==> run a <==
==> flow/design.v <==
module  fir(
	input clk,
	input rst_n,			
	input enable,
	input [2:0] tap,		 
	input [15:0] data_in,		
	output [17:0] data_out,		
	output complete
);
localparam
a0 = 16'd1,	 
a1 = 16'd2,
a2 = 16'd2,
a3 = 16'd3,
a4 = 16'd3,
a5 = 16'd3;
reg [15:0] data_reg_0;	 
reg [15:0] data_reg_1;
reg [15:0] data_reg_2;
reg [15:0] data_reg_3;
reg [15:0] data_reg_4;
reg [15:0] data_reg_5;
reg [15:0] multiplication_0;	 
reg [15:0] multiplication_1;
reg [15:0] multiplication_2;
reg [15:0] multiplication_3;
reg [15:0] multiplication_4;
reg [15:0] multiplication_5;
reg [16:0] sum_1;	 
reg [16:0] sum_2;
reg [16:0] sum_3;
reg [17:0] result;  
reg mul_stage, add_stage1, add_stage2, output_stage;	 
always @ (posedge clk or negedge rst_n)
    begin
        if(!rst_n)
        	begin
        		mul_stage <= 1'b0;
        		add_stage1 <= 1'b0;
        		add_stage2 <= 1'b0;
				output_stage <= 1'b0;
        	end
        else
        	begin
        			mul_stage <= enable;
        			add_stage1 <= mul_stage;
        			add_stage2 <= add_stage1;
        			output_stage <= add_stage2;
        	end
    end
always @ (posedge clk or negedge rst_n)
    begin
        if(!rst_n)
        	begin
        		data_reg_0 <= 0;
        		data_reg_1 <= 0;
        		data_reg_2 <= 0;
        		data_reg_3 <= 0;
			data_reg_4 <= 0;
        		data_reg_5 <= 0;
        	end
        else
        	begin
				case (tap)
					3'd2:
					begin
						if (enable) 
							begin
								data_reg_0 <= data_in;
								data_reg_1 <= data_reg_0;
							end
						else 
							begin
								data_reg_0 <= data_reg_0;
								data_reg_1 <= data_reg_1;
							end
					end
					3'd3:
					begin
						if (enable) 
							begin
								data_reg_0 <= data_in;
								data_reg_1 <= data_reg_0;
								data_reg_2 <= data_reg_1;
							end
						else 
							begin
								data_reg_0 <= data_reg_0;
								data_reg_1 <= data_reg_1;
								data_reg_2 <= data_reg_2;
							end
					end
					3'd4:
					begin
						if (enable) 
							begin
								data_reg_0 <= data_in;
								data_reg_1 <= data_reg_0;
								data_reg_2 <= data_reg_1;
								data_reg_3 <= data_reg_2;
							end
						else 
							begin
								data_reg_0 <= data_reg_0;
								data_reg_1 <= data_reg_1;
								data_reg_2 <= data_reg_2;
								data_reg_3 <= data_reg_3;
							end
					end
					3'd5:
					begin
						if (enable) 
							begin
								data_reg_0 <= data_in;
								data_reg_1 <= data_reg_0;
								data_reg_2 <= data_reg_1;
								data_reg_3 <= data_reg_2;
								data_reg_4 <= data_reg_3;
							end
						else 
							begin
								data_reg_0 <= data_reg_0;
								data_reg_1 <= data_reg_1;
								data_reg_2 <= data_reg_2;
								data_reg_3 <= data_reg_3;
								data_reg_4 <= data_reg_4;
							end
					end
					3'd6:
					begin
						if (enable) 
							begin
								data_reg_0 <= data_in;
								data_reg_1 <= data_reg_0;
								data_reg_2 <= data_reg_1;
								data_reg_3 <= data_reg_2;
								data_reg_4 <= data_reg_3;
								data_reg_5 <= data_reg_4;
							end
						else 
							begin
								data_reg_0 <= data_reg_0;
								data_reg_1 <= data_reg_1;
								data_reg_2 <= data_reg_2;
								data_reg_3 <= data_reg_3;
								data_reg_4 <= data_reg_4;
								data_reg_5 <= data_reg_5;
							end
					end
				endcase
        	end
    end
always @ (posedge clk or negedge rst_n)
    begin
        if(!rst_n)
        	begin
        		multiplication_0 <= 0;
        		multiplication_1 <= 0;
        		multiplication_2 <= 0;
        		multiplication_3 <= 0;
			multiplication_4 <= 0;
        		multiplication_5 <= 0;
        	end
        else
        	begin
				case (tap)
					3'd2:
					begin
						if(mul_stage)
							begin
								multiplication_0 <= a0 * data_reg_0;
								multiplication_1 <= a1 * data_reg_1;
							end
						else 
							begin
								multiplication_0 <= multiplication_0;
								multiplication_1 <= multiplication_1;
							end
					end
					3'd3:
					begin
						if(mul_stage)
							begin
								multiplication_0 <= a0 * data_reg_0;
								multiplication_1 <= a1 * data_reg_1;
								multiplication_2 <= a2 * data_reg_2;
							end
						else 
							begin
								multiplication_0 <= multiplication_0;
								multiplication_1 <= multiplication_1;
								multiplication_2 <= multiplication_2;
							end
					end
					3'd4:
					begin
						if(mul_stage)
							begin
								multiplication_0 <= a0 * data_reg_0;
								multiplication_1 <= a1 * data_reg_1;
								multiplication_2 <= a2 * data_reg_2;
								multiplication_3 <= a3 * data_reg_3;
							end
						else 
							begin
								multiplication_0 <= multiplication_0;
								multiplication_1 <= multiplication_1;
								multiplication_2 <= multiplication_2;
								multiplication_3 <= multiplication_3;
							end
					end
					3'd5:
					begin
						if(mul_stage)
							begin
								multiplication_0 <= a0 * data_reg_0;
								multiplication_1 <= a1 * data_reg_1;
								multiplication_2 <= a2 * data_reg_2;
								multiplication_3 <= a3 * data_reg_3;
								multiplication_4 <= a4 * data_reg_4;
							end
						else 
							begin
								multiplication_0 <= multiplication_0;
								multiplication_1 <= multiplication_1;
								multiplication_2 <= multiplication_2;
								multiplication_3 <= multiplication_3;
								multiplication_4 <= multiplication_4;
							end
					end
					3'd6:
					begin
						if(mul_stage)
							begin
								multiplication_0 <= a0 * data_reg_0;
								multiplication_1 <= a1 * data_reg_1;
								multiplication_2 <= a2 * data_reg_2;
								multiplication_3 <= a3 * data_reg_3;
								multiplication_4 <= a4 * data_reg_4;
								multiplication_5 <= a5 * data_reg_5;
							end
						else 
							begin
								multiplication_0 <= multiplication_0;
								multiplication_1 <= multiplication_1;
								multiplication_2 <= multiplication_2;
								multiplication_3 <= multiplication_3;
								multiplication_4 <= multiplication_4;
								multiplication_5 <= multiplication_5;
							end
					end
				endcase
        	end
    end
always @ (posedge clk or negedge rst_n)
    begin
        if(!rst_n)
        	begin
        		sum_1 <= 0;
        		sum_2 <= 0;
			sum_3 <= 0;
        	end
        else
        	begin
				case (tap)
					3'd2:
					begin
						if (add_stage1) 
							begin
								sum_1 <= multiplication_0 + multiplication_1;
								sum_2 <= 0;
							end
						else 
							begin
								sum_1 <= sum_1;
								sum_2 <= sum_2;
							end
					end
					3'd3:
					begin
						if (add_stage1) 
							begin
								sum_1 <= multiplication_0 + multiplication_1;
								sum_2 <= multiplication_2; 
							end
						else 
							begin
								sum_1 <= sum_1;
								sum_2 <= sum_2;
							end
					end
					3'd4:
					begin
						if (add_stage1) 
							begin
								sum_1 <= multiplication_0 + multiplication_1;
								sum_2 <= multiplication_2 + multiplication_3; 
							end
						else 
							begin
								sum_1 <= sum_1;
								sum_2 <= sum_2;
							end
					end
					3'd5:
					begin
						if (add_stage1) 
							begin
								sum_1 <= multiplication_0 + multiplication_1;
								sum_2 <= multiplication_2 + multiplication_3; 
								sum_3 <= multiplication_4;
							end
						else 
							begin
								sum_1 <= sum_1;
								sum_2 <= sum_2;
								sum_3 <= sum_3;
							end
					end
					3'd6:
					begin
						if (add_stage1) 
							begin
								sum_1 <= multiplication_0 + multiplication_1;
								sum_2 <= multiplication_2 + multiplication_3; 
								sum_3 <= multiplication_4 + multiplication_5; 
							end
						else 
							begin
								sum_1 <= sum_1;
								sum_2 <= sum_2;
								sum_3 <= sum_3;
							end
					end
				endcase
        	end
    end
always @ (posedge clk or negedge rst_n)
      begin
          if(!rst_n)
          	begin
          		result <= 0;
          	end
          else
          	begin
				case (tap)
					3'd2:
					begin
						if (add_stage2) 
							begin
								result <= sum_2 + sum_1;
							end
						else 
							begin
								result <= result;
							end
					end
					3'd3:
					begin
						if (add_stage2) 
							begin
								result <= sum_2 + sum_1;
							end
						else 
							begin
								result <= result;
							end
					end
					3'd4:
					begin
						if (add_stage2) 
							begin
								result <= sum_2 + sum_1;
							end
						else 
							begin
								result <= result;
							end
					end
					3'd5:
					begin
						if (add_stage2) 
							begin
								result <= sum_2 + sum_1 + sum_3;
							end
						else 
							begin
								result <= result;
							end
					end
					3'd6:
					begin
						if (add_stage2) 
							begin
								result <= sum_2 + sum_1 + sum_3;
							end
						else 
							begin
								result <= result;
							end
					end
				endcase
          	end
      end
assign data_out = result;	 
assign complete = output_stage;
endmodule
==> flow/run.sh <==
#!/bin/bash
# the make line also repeats each setting of config.mk as NAME=value (left out here)
make -C /OpenROAD-flow-scripts/flow DESIGN_CONFIG=/design/flow/config.mk WORK_HOME=/design/flow/orfs CLKGATE_MAP_FILE= finish
==> flow/config.mk <==
export PLATFORM = sky130hd
export DESIGN_NAME = fir
export DESIGN_NICKNAME = fir
export VERILOG_FILES = /design/flow/design.v
export SDC_FILE = /design/flow/constraint.sdc
export NUM_CORES = 4
export LEC_CHECK = 0
export ABC_AREA = 1
export CAP_MARGIN = 25
export CELL_PAD_IN_SITES_DETAIL_PLACEMENT = 1
export CORE_MARGIN = 2
export CORE_UTILIZATION = 55
export CTS_CLUSTER_DIAMETER = 327
export GPL_ROUTABILITY_DRIVEN = 0
export HOLD_SLACK_MARGIN = 0.13
export MAX_ROUTING_LAYER = met4
export SETUP_SLACK_MARGIN = -0.05
export SLEW_MARGIN = 20
==> flow/constraint.sdc <==
create_clock -name core_clock -period 4.0 [get_ports {clk}]
set_input_delay 0.8000 -clock core_clock [delete_from_list [all_inputs] [get_ports {clk}]]
set_output_delay 0.8000 -clock core_clock [all_outputs]
set_load 0.01 [all_outputs]
==> inputs of run b, as changes to run a <==
==> flow/config.mk (replaced) <==
export PLATFORM = sky130hd
export DESIGN_NAME = fir
export DESIGN_NICKNAME = fir
export VERILOG_FILES = /design/flow/design.v
export SDC_FILE = /design/flow/constraint.sdc
export NUM_CORES = 4
export LEC_CHECK = 0
export ABC_AREA = 1
export CAP_MARGIN = 20
export CORE_MARGIN = 2
export CORE_UTILIZATION = 70
export CTS_CLUSTER_SIZE = 25
export SLEW_MARGIN = 20
==> flow/constraint.sdc (replaced) <==
create_clock -name core_clock -period 2.56 [get_ports {clk}]
set_input_delay 0.5120 -clock core_clock [delete_from_list [all_inputs] [get_ports {clk}]]
set_output_delay 0.5120 -clock core_clock [all_outputs]
set_load 0.01 [all_outputs]
==> qor summary <==
|  | run b | run a |
|---|---|---|
| Status | failed layout checks | complete, no violations |
| Layout check failures | setup timing | - |
| Data required time at the worst endpoint | 3.01 ns | 4.46 ns |
| Power dissipated in combinational cells | 0.0200 W | 0.00865 W |
| Floorplan row count | 56 | 63 |
| Detailed-route wire length on metal 1 | 20.3 mm | 22.2 mm |
| Detailed-route vias per instance | 6.46 | 5.78 |
| WP buf/inv | 2 | 3 |
| Via Count | 17700 | 15600 |
| Switching component of the power | 0.0153 W | 0.00765 W |
| Count of antenna diodes in the layout | 2 | 0 |
| End point of the critical path | result[16] | result[17] |
| FF+latch area | 6590 um^2 | 6580 um^2 |
| Maximum clock rate | 0.308 GHz | 0.305 GHz |
| Global-route wire length before repair | 85.9 mm | 84.9 mm |
| DR WL/cell | 22.1 um | 19.4 um |
| Clk latency late pin | 0.58 ns | 0.57 ns |
| Met3 Track Usage GR | 11.0% | 4.73% |
| Internal power | 0.0161 W | 0.00838 W |
| Critical Path Source | sum_2[13] | sum_2[0] |
| Total power after layout | 0.0314 W | 0.0160 W |
| Count of fill cells added during filler insertion | 1275 | 3818 |
Power and IR drop assume default switching activity.
